== job 103 ==
==> flow/design.v (excerpt) <==
module System(
	clk,
	rst,
	mbed,
	select,
	GreenBlueServoOut,
	RedServoOut,
	BinRecycleServoOut,
	RedBlueServoOut,
	GreenOtherServoOut,
	dispenseBlueLED,
	dispenseComplete,
	dispenseGreenLED,
	dispenseRedLED,
	mainState,
	mbedOutput,
	results,
	sortBlueLED,
	sortComplete,
	sortGreenLED,
	sortRedLED
);
For scale: roughly 2000 cells after synthesis, ~400 flip-flops, roughly 34 I/O pins.
clock: 3.16 ns
lec_check: 0
cap_margin: 20
core_aspect_ratio: 0.93
core_margin: 2
core_utilization: 72
cts_cluster_diameter: 378
cts_cluster_size: 10
hold_slack_margin: 0.29
place_density_lb_addon: 0.17
setup_slack_margin: 0.92
slew_margin: 40
run.sh (not shown) runs the stock make flow with config.mk's settings and CLKGATE_MAP_FILE=.
Job 103 reached the end of the flow, and the finished layout is clean on the timing, design-rule and antenna checks.
Input changes introduced in job 105 (baseline for comparison: job 103):
- SETUP_SLACK_MARGIN changed from 0.92 to 0.93
- HOLD_SLACK_MARGIN removed (was 0.29)
- CORE_ASPECT_RATIO removed (was 0.93)
- SLEW_MARGIN changed from 40 to 20
- CTS_CLUSTER_DIAMETER removed (was 378)
- PLACE_DENSITY_LB_ADDON changed from 0.17 to 0.19
## What came out
Summary: number of vias after detailed routing, job 105 better than job 103. Per the comparison of job 105 with job 103, met2 routing resource usage after global routing saw a decrease; count of non-CTS buffers in the layout saw an increase. Job 105 vs job 103, critical path class: register to register vs input port to output pin. [compare] base=job 103 new=job 105: leakage power total flat; internal power contribution up about 1.4%; final worst clock skew flat. Re final worst hold slack: job 105 is 26 ps down on job 103.


Setup of v53:
Starting RTL as in the previous note.
clock: 10.0 ns
lec_check: 0
cap_margin: 20
core_margin: 2
core_utilization: 40
cts_cluster_diameter: 299
max_routing_layer: met4
slew_margin: 20
Modified inputs, v57 compared to v53
- a deleted MAX_ROUTING_LAYER that had been met4
- a change of CORE_UTILIZATION from 40 to 35
- a deleted CTS_CLUSTER_DIAMETER that had been 299
- a change of the clock period (ns, I/O delays scaled along) from 10.0 to 5.68
[summary]
Relative to v53, horizontal die dimension has increased by 6.8% in v57.
Per the comparison of v57 with v53, worst setup slack now sits lower; routed wire length now sits at about the same level.
Between v53 and v57, the flow reports placer congestion estimate decreasing slightly.
Of v53 and v57, v57 shows the lower pre-CTS worst setup slack, with v53 above it.
Taking v53 as the reference, in v57 cell count after placement went up 3.4%, part of the total power dissipated in combinational logic held steady, met1 usage went down, total via count in the routed design did not really move, total power now larger.
Input changes introduced in v59 (baseline for comparison: v57):
- swapping 35 for 40 in CORE_UTILIZATION
- swapping 5.68 for 6.97 in the clock period (ns, I/O delays scaled along)
## What came out
- Taking v57 as the reference point, the setup slack of v59 rises by 0.89 ns.
- On worst setup skew after layout, v57 loses to v59.
- Any difference in design area between v59 and v57 is small enough to ignore.
- Going from v57 to v59, signal arrival time at the worst endpoint went up 0.14 ns; power went down 1.1 mW.
Input-level comparison between v6 and v59:
- swapping 40 for 70 in CORE_UTILIZATION
- putting SETUP_SLACK_MARGIN at 0.01 where nothing was set
- swapping 6.97 for 3.16 in the clock period (ns, I/O delays scaled along)
--- outcome ---
v59 has a lower final layout net count than v6.
On global-route usage, the lower figure sits with v59, not v6.
Summary — combinational power share, v6 relative to v59: higher, by 0.2 points.
Full die area (lower): v6


Setup of v38:
System again, from the RTL that the note above started with.
Settings: LEC_CHECK=0, CAP_MARGIN=5, CORE_ASPECT_RATIO=1.76, CORE_MARGIN=2, CORE_UTILIZATION=40, CTS_CLUSTER_DIAMETER=299, MAX_ROUTING_LAYER=met4, SLEW_MARGIN=20; clock period 4.36 ns.
Setup changes, v38 to v18
Settings: CAP_MARGIN: 5 -> 30; CELL_PAD_IN_SITES_DETAIL_PLACEMENT: unset -> 2; ABC_AREA: unset -> 1.
--- outcome ---
- v18: worst path setup slack after routing is 150 ps higher than what v38 reported.
- v38 and v18 ended up with roughly the same clock slew seen by the registers of the worst setup and hold paths.
- Re shortest period the worst path allows: v18 is 150 ps down on v38.
- Relative contribution of combinational cells to total power delta for v18 relative to v38: 2.9 points higher


Starting RTL as in the previous note.
Settings: LEC_CHECK=0, CAP_MARGIN=20, CORE_MARGIN=2, CORE_UTILIZATION=72, CTS_CLUSTER_DIAMETER=25, CTS_CLUSTER_SIZE=11, PLACE_DENSITY_LB_ADDON=0.14, SETUP_SLACK_MARGIN=0.93, SLEW_MARGIN=20; clock period 3.17 ns.
Next try:
--- a/flow/config.mk
+++ b/flow/config.mk
@@ -9,7 +9,3 @@
 export CORE_MARGIN = 2
-export CORE_UTILIZATION = 72
-export CTS_CLUSTER_DIAMETER = 25
-export CTS_CLUSTER_SIZE = 11
-export PLACE_DENSITY_LB_ADDON = 0.14
-export SETUP_SLACK_MARGIN = 0.93
+export CORE_UTILIZATION = 40
 export SLEW_MARGIN = 20
==> flow/constraint.sdc (replaced) <==
create_clock -name core_clock -period 5.68 [get_ports {clk}]
set_input_delay 1.1360 -clock core_clock [delete_from_list [all_inputs] [get_ports {clk}]]
set_output_delay 1.1360 -clock core_clock [all_outputs]
set_load 0.01 [all_outputs]
Outcome: Sequential power went down by about 44%. Clock power fell by about 70%. Synthesized cell count stays the same. Area after synthesis is unchanged. Total power is lower by 59%. Global-route usage shrinks by 19 points. Cell area came out lower by about 7%. Wire length shrinks by 25%. Non-clock buffer count decreases by 23.
Next try:
--- a/flow/config.mk
+++ b/flow/config.mk
@@ -9,3 +9,4 @@
 export CORE_MARGIN = 2
-export CORE_UTILIZATION = 40
+export CORE_UTILIZATION = 36
+export PLACE_DENSITY_LB_ADDON = 0.12
 export SLEW_MARGIN = 20
==> flow/constraint.sdc (replaced) <==
create_clock -name core_clock -period 3.88 [get_ports {clk}]
set_input_delay 0.7760 -clock core_clock [delete_from_list [all_inputs] [get_ports {clk}]]
set_output_delay 0.7760 -clock core_clock [all_outputs]
set_load 0.01 [all_outputs]
Result: Worst hold slack degrades by 8.9 ps. Flip-flop count is unchanged. Cell area rose by 1.6%. Routed wire length rises by 5.8%. Clock power increases by 59%. Utilization went down by 3.9 points. Via count goes down by 0.80%.
Next try:
--- a/flow/config.mk
+++ b/flow/config.mk
@@ -9,4 +9,6 @@
 export CORE_MARGIN = 2
-export CORE_UTILIZATION = 36
+export CORE_UTILIZATION = 72
+export CTS_CLUSTER_SIZE = 23
 export PLACE_DENSITY_LB_ADDON = 0.12
+export SETUP_SLACK_MARGIN = 0.92
 export SLEW_MARGIN = 20
==> flow/constraint.sdc (replaced) <==
create_clock -name core_clock -period 3.16 [get_ports {clk}]
set_input_delay 0.6320 -clock core_clock [delete_from_list [all_inputs] [get_ports {clk}]]
set_output_delay 0.6320 -clock core_clock [all_outputs]
set_load 0.01 [all_outputs]
=> The new run passed the timing, design-rule and antenna checks. First-iteration DRC count grows by 84%. Cell area shrinks by 1.5%. Setup slack improved by 41 ps. Routed wire length grows by 3.0%.
Next try:
--- a/flow/config.mk
+++ b/flow/config.mk
@@ -10,5 +10,4 @@
 export CORE_UTILIZATION = 72
-export CTS_CLUSTER_SIZE = 23
-export PLACE_DENSITY_LB_ADDON = 0.12
-export SETUP_SLACK_MARGIN = 0.92
+export HOLD_SLACK_MARGIN = -0.08
+export SETUP_SLACK_MARGIN = 0.77
 export SLEW_MARGIN = 20
- The new run produced a clean layout
- routed wire length is lower by about 5%
- cell area goes down by about 0.9%
- via count falls by 1.7%
- worst setup slack got worse by 78 ps
- sequential cell count stays the same
- die area is unchanged
- cell count is lower by 0.46%
- synthesized area is unchanged
- power goes down by about 1.1%
- count of clock-buffer cells in the layout falls by 18


Starting RTL as in the previous note.
==> flow/design.v (excerpt) <==
module System(
	clk,
	rst,
	mbed,
	select,
	GreenBlueServoOut,
	RedServoOut,
	BinRecycleServoOut,
	RedBlueServoOut,
	GreenOtherServoOut,
	dispenseBlueLED,
	dispenseComplete,
	dispenseGreenLED,
	dispenseRedLED,
	mainState,
	mbedOutput,
	results,
	sortBlueLED,
	sortComplete,
	sortGreenLED,
	sortRedLED
);
input	clk;
input	rst;
input	[6:0] mbed;
input	[0:0] select;
output	GreenBlueServoOut;
output	RedServoOut;
output	BinRecycleServoOut;
output	RedBlueServoOut;
output	GreenOtherServoOut;
output	[0:0] dispenseBlueLED;
output	[0:0] dispenseComplete;
output	[0:0] dispenseGreenLED;
output	[0:0] dispenseRedLED;
output	[4:0] mainState;
output	[2:0] mbedOutput;
output	[2:0] results;
output	[0:0] sortBlueLED;
output	[0:0] sortComplete;
output	[0:0] sortGreenLED;
output	[0:0] sortRedLED;
wire	[1:0] conDispenseColour;
wire	[0:0] conDispenseStart;
wire	[2:0] conSortColour;
wire	[0:0] conSortStart;
wire	[2:0] controllerOutput;
wire	[0:0] dispenseComplete_ALTERA_SYNTHESIZED;
wire	[9:0] mainBinRecycle;
wire	[1:0] mainDispenseColour;
wire	[0:0] maindispenseStart;
wire	[9:0] mainGreenBlue;
wire	[9:0] mainGreenOther;
wire	[9:0] mainRed;
wire	[9:0] mainRedBlue;
wire	[2:0] mainSortColour;
wire	[0:0] mainSortStart;
wire	[2:0] maintenanceOutput;
wire	[9:0] normalBinRecycle;
wire	[9:0] normalGreenBlue;
wire	[9:0] normalGreenOther;
wire	[9:0] normalRed;
wire	[9:0] normalRedBlue;
wire	[0:0] selectBinRecycle;
wire	[0:0] selectGreenBlue;
wire	[0:0] selectGreenOther;
wire	[0:0] selectRed;
wire	[0:0] selectRedBlue;
wire	[0:0] sortComplete_ALTERA_SYNTHESIZED;
wire	[0:0] startSort;
wire	[9:0] SYNTHESIZED_WIRE_0;
wire	[9:0] SYNTHESIZED_WIRE_1;
wire	[9:0] SYNTHESIZED_WIRE_2;
wire	[2:0] SYNTHESIZED_WIRE_3;
wire	[6:0] SYNTHESIZED_WIRE_4;
wire	[6:0] SYNTHESIZED_WIRE_5;
wire	[0:0] SYNTHESIZED_WIRE_6;
wire	[1:0] SYNTHESIZED_WIRE_7;
wire	[9:0] SYNTHESIZED_WIRE_8;
wire	[9:0] SYNTHESIZED_WIRE_9;
  ...
make LEC_CHECK=0 CAP_MARGIN=20 CORE_MARGIN=2 CORE_UTILIZATION=40 CTS_CLUSTER_DIAMETER=41 CTS_CLUSTER_SIZE=53 GPL_TIMING_DRIVEN=0 SETUP_SLACK_MARGIN=0.76 SLEW_MARGIN=20 finish   # period 10.0 ns
The starting point passed the timing, design-rule and antenna checks.
Edit:
CORE_UTILIZATION = 68   (was 40)
CTS_CLUSTER_DIAMETER = not set   (was 41)
CTS_CLUSTER_SIZE = not set   (was 53)
GPL_TIMING_DRIVEN = not set   (was 0)
SETUP_SLACK_MARGIN = not set   (was 0.76)
clock period = 7.93 ns   (was 10.0 ns; I/O delays follow)
=>
- routed wire length decreases by about a fifth
- worst hold slack stays flat
- total power increases by a little under a tenth
- global-route usage increases by 6.9 points
Edit:
ABC_AREA = 1   (was not set)
CORE_UTILIZATION = 71   (was 68)
clock period = 7.29 ns   (was 7.93 ns; I/O delays follow)
What happened:
- The changed run completed with no timing, DRC or antenna violations
- worst hold slack gets worse by 0.027 ns
- sequential power rose by 9.6%
- setup slack is worse by 0.50 ns
- routed wire length is higher by 14%
- critical path depth increases by 1
- area after synthesis is higher by 6.2%
- cell area rose by 5.6%
- die size climbs by 1.6%
- clock power went up by about 8%
- global-route usage rose by 3.0 points
- clock-buffer cell count grows by 2
Edit:
CORE_UTILIZATION = 72   (was 71)
clock period = 5.27 ns   (was 7.29 ns; I/O delays follow)
What happened: The new run completed with no timing, DRC or antenna violations. Clock skew hardly moves. Non-clock buffer count does not change. Cell area hardly moves. Die size goes down by 1.4%. Wire length stays flat. Area after synthesis does not change. Power goes up by 39%. Worst setup slack degrades by 1.2 ns.
Edit:
CORE_UTILIZATION = 68   (was 72)
CTS_CLUSTER_SIZE = 74   (was not set)
clock period = 7.29 ns   (was 5.27 ns; I/O delays follow)
- power falls by 26%
- synthesized cell count does not change
- worst setup slack is better by 1.2 ns
- via count drops by 1.1%
- sequential cell count is unchanged
Edit:
ABC_AREA = not set   (was 1)
CORE_UTILIZATION = 71   (was 68)
CTS_CLUSTER_SIZE = 25   (was 74)
clock period = 3.16 ns   (was 7.29 ns; I/O delays follow)
What happened: Cell count goes down by about a fifth; setup slack got worse by 2.3 ns; utilization increases by 4.3 points; design area drops by a few percent; clock-buffer cell count increases by 3.


Starting RTL as in the previous note.
## System
module System(
	clk,
	rst,
	mbed,
	select,
	GreenBlueServoOut,
	RedServoOut,
	BinRecycleServoOut,
	RedBlueServoOut,
	GreenOtherServoOut,
	dispenseBlueLED,
	dispenseComplete,
	dispenseGreenLED,
	dispenseRedLED,
	mainState,
	mbedOutput,
	results,
	sortBlueLED,
	sortComplete,
	sortGreenLED,
	sortRedLED
);
clock: 3.31 ns
lec_check: 0
cap_margin: 15
core_margin: 2
core_utilization: 38
cts_cluster_size: 18
gpl_routability_driven: 1
place_density_lb_addon: 0.24
setup_slack_margin: -0.2
slew_margin: 20
tns_end_percent: 90
The baseline finished clean.
==> next run, changes <==
ABC_AREA = 1   (was not set)
CAP_MARGIN = 20   (was 15)
CORE_UTILIZATION = 72   (was 38)
CTS_CLUSTER_SIZE = not set   (was 18)
GPL_ROUTABILITY_DRIVEN = not set   (was 1)
PLACE_DENSITY_LB_ADDON = not set   (was 0.24)
SETUP_SLACK_MARGIN = not set   (was -0.2)
TNS_END_PERCENT = not set   (was 90)
clock period = 12.1 ns   (was 3.31 ns; I/O delays follow)
What happened:
- non-clock buffer count fell by 20
- flip-flop count does not change
- worst setup slack gains 5100 ps
- sequential power fell by well over a third
==> next run, changes <==
CTS_CLUSTER_DIAMETER = 396   (was not set)
SETUP_SLACK_MARGIN = 0.36   (was not set)
clock period = 3.25 ns   (was 12.1 ns; I/O delays follow)
The changed run went through all stages and came out clean.
Wire length shrinks by 0.65%.
Global-route usage shrinks by 0.17 points.
Cell area barely changes.
Core utilization stays flat.
Cell count stays flat.
Sequential share of layout area is about the same.
Via count hardly moves.
Sequential power increases to 3.7 times its value.
==> next run, changes <==
ABC_AREA = not set   (was 1)
CORE_UTILIZATION = 65   (was 72)
CTS_CLUSTER_DIAMETER = not set   (was 396)
SETUP_SLACK_MARGIN = not set   (was 0.36)
clock period = 4.79 ns   (was 3.25 ns; I/O delays follow)
Effect: The new run produced a clean layout; register-to-register slack improved by 1100 ps; cell area decreases by about 5%; setup slack improved by 580 ps; clock-buffer cell count decreases by 4; area after synthesis decreases by 5.8%; via count decreases by 18%; utilization decreases by 8.3 points; power decreases by about 32%; wire length decreases by about 14%; die area increases by about 4%; flip-flop count is unchanged.
==> next run, changes <==
CORE_UTILIZATION = 40   (was 65)
clock period = 10.0 ns   (was 4.79 ns; I/O delays follow)
Outcome: Synthesized cell count stays the same; flip-flop count is unchanged; first-iteration DRC count falls by 17%; wire length rises by 4.5%; die area rises by 61%; total power decreases by 51%.


Starting RTL as in the previous note.
Settings: LEC_CHECK=0, ABC_AREA=0, CAP_MARGIN=20, CORE_MARGIN=2, CORE_UTILIZATION=72, CTS_CLUSTER_DIAMETER=378, CTS_CLUSTER_SIZE=11, HOLD_SLACK_MARGIN=0.29, PLACE_DENSITY_LB_ADDON=0.12, SETUP_SLACK_MARGIN=0.93, SLEW_MARGIN=20; clock period 3.16 ns.
The first run produced a clean layout.
Then changed:
- ABC_AREA: 0 -> 1
- CTS_CLUSTER_DIAMETER: 378 -> 214
- CTS_CLUSTER_SIZE: 11 -> 14
After rerunning: First-iteration DRC count goes up by 21%; combinational power came out higher by 29%; global-route usage rises by 1.2 points; power went down by 2.2%; die size grows by 6.0%; sequential power hardly moves; register-to-register slack improved by 0.16 ns; final cell count came out higher by 24%; utilization went down by 1.3 points.
Then changed:
- ABC_AREA: 1 -> 0
- CTS_CLUSTER_DIAMETER: 214 -> 376
- CTS_CLUSTER_SIZE: 14 -> 11
Outcome: Cell area is lower by 3.3%; wire length is lower by 6.9%; clock power is higher by 11%; cell count is lower by 19%; worst setup slack degrades by 0.040 ns; clock-buffer cell count is higher by 6; synthesized area is lower by 5.8%; worst hold slack improves by 0.0070 ns; sequential share of layout area is higher by 1.4 points; maximum frequency is lower by 1.8%.
Then changed:
- CTS_CLUSTER_DIAMETER: 376 -> 354
- CTS_CLUSTER_SIZE: 11 -> 10
After rerunning:
- sequential power is about the same
- final area is higher by about 0.34%
- synthesized area stays the same
Power is estimated from default activity; no workload was simulated.
